Design alu, start of the top module:
module alu(
		input  FPUCLK,
		input  [31:0] A, B,
		input  [2:0]  CTRL,
		output reg [31:0] OUT
	);
clock: 4.32 ns
lec_check: 0
cap_margin: 20
core_margin: 2
core_utilization: 66
cts_cluster_diameter: 270
gpl_routability_driven: 1
hold_slack_margin: 0.22
place_density: 0.51
setup_slack_margin: 1.06
slew_margin: 20
tns_end_percent: 100
run.sh (not shown) runs the stock make flow with config.mk's settings and CLKGATE_MAP_FILE=.
The first run completed, yet does not pass: negative setup slack.
Rerun with:
Settings changed: CORE_UTILIZATION 66 to 72, CTS_CLUSTER_DIAMETER 270 to default, GPL_ROUTABILITY_DRIVEN 1 to default, HOLD_SLACK_MARGIN 0.22 to default, PLACE_DENSITY 0.51 to default, SETUP_SLACK_MARGIN 1.06 to default, TNS_END_PERCENT 100 to 5.
Clock period 4.32 ns to 1.26 ns, I/O delays scaled along.
The changed run died in clock tree synthesis (4_1_cts) with DPL-0038.
Synthesized area stays the same.
Die size goes down by about 8%.
Synthesized cell count stays the same.
Rerun with:
Settings changed: CORE_UTILIZATION 72 to 62, TNS_END_PERCENT 5 to default.
Result: The new run ended with an error in global routing (5_1_grt). Synthesized area stays the same. Synthesized cell count stays the same. Die area went up by 16%.
Rerun with:
Settings changed: CORE_UTILIZATION 62 to 72, CTS_CLUSTER_DIAMETER from default to 67, TNS_END_PERCENT from default to 5.
After rerunning: The new run died in clock tree synthesis (4_1_cts) (DPL-0038). Synthesized cell count does not change. Die size shrinks by 14%. Synthesized area is unchanged.
Rerun with:
Settings changed: CORE_UTILIZATION 72 to 69, CTS_CLUSTER_DIAMETER 67 to default, TNS_END_PERCENT 5 to default.
Clock period 1.26 ns to 5.38 ns, I/O delays scaled along.
This time the run ran to the end with violations: negative setup slack.
Area after synthesis stays the same.
Synthesized cell count is unchanged.
Die size grows by a few percent.

* * *

alpha:
alu again, from the RTL that the note above started with.
make LEC_CHECK=0 CAP_MARGIN=20 CELL_PAD_IN_SITES_DETAIL_PLACEMENT=2 CORE_MARGIN=2 CORE_UTILIZATION=40 CTS_CLUSTER_SIZE=73 HOLD_SLACK_MARGIN=-0.07 PLACE_DENSITY_LB_ADDON=0.13 SETUP_SLACK_MARGIN=-0.47 SLEW_MARGIN=20 finish   # period 5.5 ns
No crash in alpha: every stage finished, but the layout fails its final checks due to negative setup slack.
--- input diff alpha..beta ---
- clearing CTS_CLUSTER_SIZE, which used to be 73
- clearing HOLD_SLACK_MARGIN, which used to be -0.07
- swapping -0.47 for 0.97 in SETUP_SLACK_MARGIN
- swapping 40 for 66 in CORE_UTILIZATION
- clearing PLACE_DENSITY_LB_ADDON, which used to be 0.13
- clearing CELL_PAD_IN_SITES_DETAIL_PLACEMENT, which used to be 2
- swapping 5.5 for 3.75 in the clock period (ns, I/O delays scaled along)
What ended beta was a tool error in global routing (5_1_grt); the run never finished.
alpha → beta: share of the core filled by cells before placement picked up an extra 26 points, total placed instance area picked up an extra about 7%, cell count after placement lost 3.0%, fraction of synthesized area in multiplexers neither gained nor lost much.
beta: horizontal die dimension is 22% lower than what alpha reported.
Clock buffer count from CTS shrinks by more than 10% when moving from alpha to beta.
Reported for beta and alpha, total cell area reported by yosys after synthesis turned out identical to the last digit.
Between beta and alpha, area of the die is lower for beta, alpha comes in above that.
The following lists how gamma was set up differently from beta:
- CORE_UTILIZATION: 66 -> 40
- SETUP_SLACK_MARGIN: 0.97 -> unset
- the clock period (ns, I/O delays scaled along): 3.75 -> 5.38
Notes after the runs:
- Of beta and gamma, only beta fails to finish with a clean layout.
- beta: it failed during global routing (5_1_grt), and the tool reported GRT-0232.
- Placed instance area down 6.3% in gamma wrt beta
- For cell row count, dividing the value from beta by the value from gamma gives 0.78.
- Re worst setup slack after placement: beta and gamma aren't equal, and the lower value belongs to beta.
- Compared gamma vs beta, and overall die height is up in gamma.
- As of gamma, chip footprint had risen by more than half compared to beta.

* * *

alu again, from the RTL that the note above started with.
## alu
module alu(
		input  FPUCLK,
		input  [31:0] A, B,
		input  [2:0]  CTRL,
		output reg [31:0] OUT
	);
Settings: LEC_CHECK=0, CAP_MARGIN=20, CELL_PAD_IN_SITES_DETAIL_PLACEMENT=0, CELL_PAD_IN_SITES_GLOBAL_PLACEMENT=0, CORE_MARGIN=2, CORE_UTILIZATION=72, CTS_CLUSTER_DIAMETER=386, CTS_CLUSTER_SIZE=17, GPL_ROUTABILITY_DRIVEN=1, GPL_TIMING_DRIVEN=1, MIN_ROUTING_LAYER=met1, PLACE_DENSITY=0.78, SLEW_MARGIN=10; clock period 5.14 ns.
The starting point reached the layout checks and failed them: negative setup slack.
Then changed:
CELL_PAD_IN_SITES_DETAIL_PLACEMENT = default   (was 0)
CELL_PAD_IN_SITES_GLOBAL_PLACEMENT = default   (was 0)
CORE_UTILIZATION = 71   (was 72)
CTS_CLUSTER_DIAMETER = 188   (was 386)
GPL_ROUTABILITY_DRIVEN = default   (was 1)
GPL_TIMING_DRIVEN = default   (was 1)
MIN_ROUTING_LAYER = default   (was met1)
PLACE_DENSITY = default   (was 0.78)
SETUP_SLACK_MARGIN = 1.34   (was default)
SLEW_MARGIN = 20   (was 10)
clock period = 5.15 ns   (was 5.14 ns; I/O delays follow)
Result: Now the flow did not get past global routing; synthesized area is unchanged; die size increases by about 1.4%; synthesized cell count does not change.

* * *

Starting RTL as in the previous note.
export LEC_CHECK = 0
export CAP_MARGIN = 20
export CELL_PAD_IN_SITES_DETAIL_PLACEMENT = 0
export CELL_PAD_IN_SITES_GLOBAL_PLACEMENT = 0
export CORE_MARGIN = 2
export CORE_UTILIZATION = 72
export CTS_CLUSTER_DIAMETER = 386
export CTS_CLUSTER_SIZE = 36
export GPL_ROUTABILITY_DRIVEN = 1
export GPL_TIMING_DRIVEN = 1
export MIN_ROUTING_LAYER = met1
export SLEW_MARGIN = 10
create_clock -name core_clock -period 4.41 [get_ports {FPUCLK}]
The starting point stopped in global routing on GRT-0232.
Edit:
==> flow/config.mk (replaced) <==
export PLATFORM = sky130hd
export DESIGN_NAME = alu
export DESIGN_NICKNAME = alu
export VERILOG_FILES = /design/flow/design.v
export SDC_FILE = /design/flow/constraint.sdc
export NUM_CORES = 4
export LEC_CHECK = 0
export ABC_AREA = 1
export CAP_MARGIN = 20
export CORE_MARGIN = 2
export CORE_UTILIZATION = 72
export CTS_CLUSTER_DIAMETER = 338
export CTS_CLUSTER_SIZE = 10
export SLEW_MARGIN = 20
==> flow/constraint.sdc (replaced) <==
create_clock -name core_clock -period 4.65 [get_ports {FPUCLK}]
set_input_delay 0.9300 -clock core_clock [delete_from_list [all_inputs] [get_ports {FPUCLK}]]
set_output_delay 0.9300 -clock core_clock [all_outputs]
set_load 0.01 [all_outputs]
The changed run finished with negative setup slack left.
Synthesized cell count grows by about 24%.
Die area goes up by 1.5%.
Synthesized area goes up by about 1.5%.
Edit:
--- a/flow/config.mk
+++ b/flow/config.mk
@@ -6,9 +6,9 @@
 export NUM_CORES = 4
 export LEC_CHECK = 0
-export ABC_AREA = 1
 export CAP_MARGIN = 20
 export CORE_MARGIN = 2
 export CORE_UTILIZATION = 72
-export CTS_CLUSTER_DIAMETER = 338
-export CTS_CLUSTER_SIZE = 10
+export CTS_CLUSTER_DIAMETER = 29
+export CTS_CLUSTER_SIZE = 37
+export SETUP_SLACK_MARGIN = 1.36
 export SLEW_MARGIN = 20
==> flow/constraint.sdc (replaced) <==
create_clock -name core_clock -period 4.57 [get_ports {FPUCLK}]
set_input_delay 0.9140 -clock core_clock [delete_from_list [all_inputs] [get_ports {FPUCLK}]]
set_output_delay 0.9140 -clock core_clock [all_outputs]
set_load 0.01 [all_outputs]
This time the run stopped in clock tree synthesis (DPL-0033).
Synthesized area fell by 1.5%.
Die size decreases by about 1.5%.
Synthesized cell count is lower by 20%.
Edit:
--- a/flow/config.mk
+++ b/flow/config.mk
@@ -8,7 +8,4 @@
 export CAP_MARGIN = 20
 export CORE_MARGIN = 2
-export CORE_UTILIZATION = 72
-export CTS_CLUSTER_DIAMETER = 29
-export CTS_CLUSTER_SIZE = 37
-export SETUP_SLACK_MARGIN = 1.36
+export CORE_UTILIZATION = 40
 export SLEW_MARGIN = 20
==> flow/constraint.sdc (replaced) <==
create_clock -name core_clock -period 5.5 [get_ports {FPUCLK}]
set_input_delay 1.1000 -clock core_clock [delete_from_list [all_inputs] [get_ports {FPUCLK}]]
set_output_delay 1.1000 -clock core_clock [all_outputs]
set_load 0.01 [all_outputs]
=> The new run completed without violations; die size rose by well over a third; synthesized cell count stays the same; synthesized area does not change.
Edit:
--- a/flow/config.mk
+++ b/flow/config.mk
@@ -7,5 +7,10 @@
 export LEC_CHECK = 0
 export CAP_MARGIN = 20
+export CELL_PAD_IN_SITES_DETAIL_PLACEMENT = 0
+export CORE_ASPECT_RATIO = 1.12
 export CORE_MARGIN = 2
-export CORE_UTILIZATION = 40
+export CORE_UTILIZATION = 16
+export MIN_ROUTING_LAYER = met2
+export PLACE_DENSITY_LB_ADDON = 0.19
+export SETUP_SLACK_MARGIN = 0.57
 export SLEW_MARGIN = 20
After rerunning:
- setup slack is better by 0.41 ns
- clock-buffer cell count grows by 2
- wire length went up by a quarter to a third
- total power rose by roughly a tenth
- maximum frequency went up by a little under a tenth
- worst hold slack barely changes
- final cell count climbs by well over a third
- cell area is higher by roughly a tenth
- clock skew shrinks by 0.0067 ns
- sequential share of layout area goes down by 3.7 points
- die area rises by well over a third

* * *

alu again, from the RTL that the note above started with.
Settings: LEC_CHECK=0, CAP_MARGIN=20, CELL_PAD_IN_SITES_DETAIL_PLACEMENT=0, CORE_ASPECT_RATIO=1.12, CORE_MARGIN=2, CORE_UTILIZATION=16, CTS_CLUSTER_SIZE=76, GPL_TIMING_DRIVEN=1, MIN_ROUTING_LAYER=met2, PLACE_DENSITY_LB_ADDON=0.19, SETUP_SLACK_MARGIN=0.57, SLEW_MARGIN=25; clock period 5.5 ns.
The starting point produced a clean layout.
Change:
CELL_PAD_IN_SITES_DETAIL_PLACEMENT = 1   (was 0)
CORE_ASPECT_RATIO = not set   (was 1.12)
CORE_UTILIZATION = 40   (was 16)
CTS_CLUSTER_SIZE = 73   (was 76)
GPL_TIMING_DRIVEN = not set   (was 1)
MIN_ROUTING_LAYER = not set   (was met2)
PLACE_DENSITY_LB_ADDON = not set   (was 0.19)
SETUP_SLACK_MARGIN = -0.47   (was 0.57)
SLEW_MARGIN = 20   (was 25)
=> This time the run reached the layout checks and failed them: negative setup slack; wire length goes down by 10%; clock-buffer cell count goes up by 2; final area goes down by 12%; sequential share of layout area goes up by 4.4 points.
Change:
CELL_PAD_IN_SITES_DETAIL_PLACEMENT = not set   (was 1)
CORE_UTILIZATION = 62   (was 40)
CTS_CLUSTER_SIZE = not set   (was 73)
SETUP_SLACK_MARGIN = 0.38   (was -0.47)
TNS_END_PERCENT = 5   (was not set)
clock period = 1.26 ns   (was 5.5 ns; I/O delays follow)
This time the run stopped in global routing (5_1_grt) (GRT-0232).
Synthesized area is unchanged.
Die size shrinks by about 35%.
Synthesized cell count is unchanged.
Change:
CORE_UTILIZATION = 56   (was 62)
SETUP_SLACK_MARGIN = -0.23   (was 0.38)
clock period = 2.95 ns   (was 1.26 ns; I/O delays follow)
This time the run completed, yet does not pass: negative setup slack.
Synthesized cell count stays the same.
Die size is higher by 10%.
Synthesized area does not change.
Power and IR drop assume default switching activity.
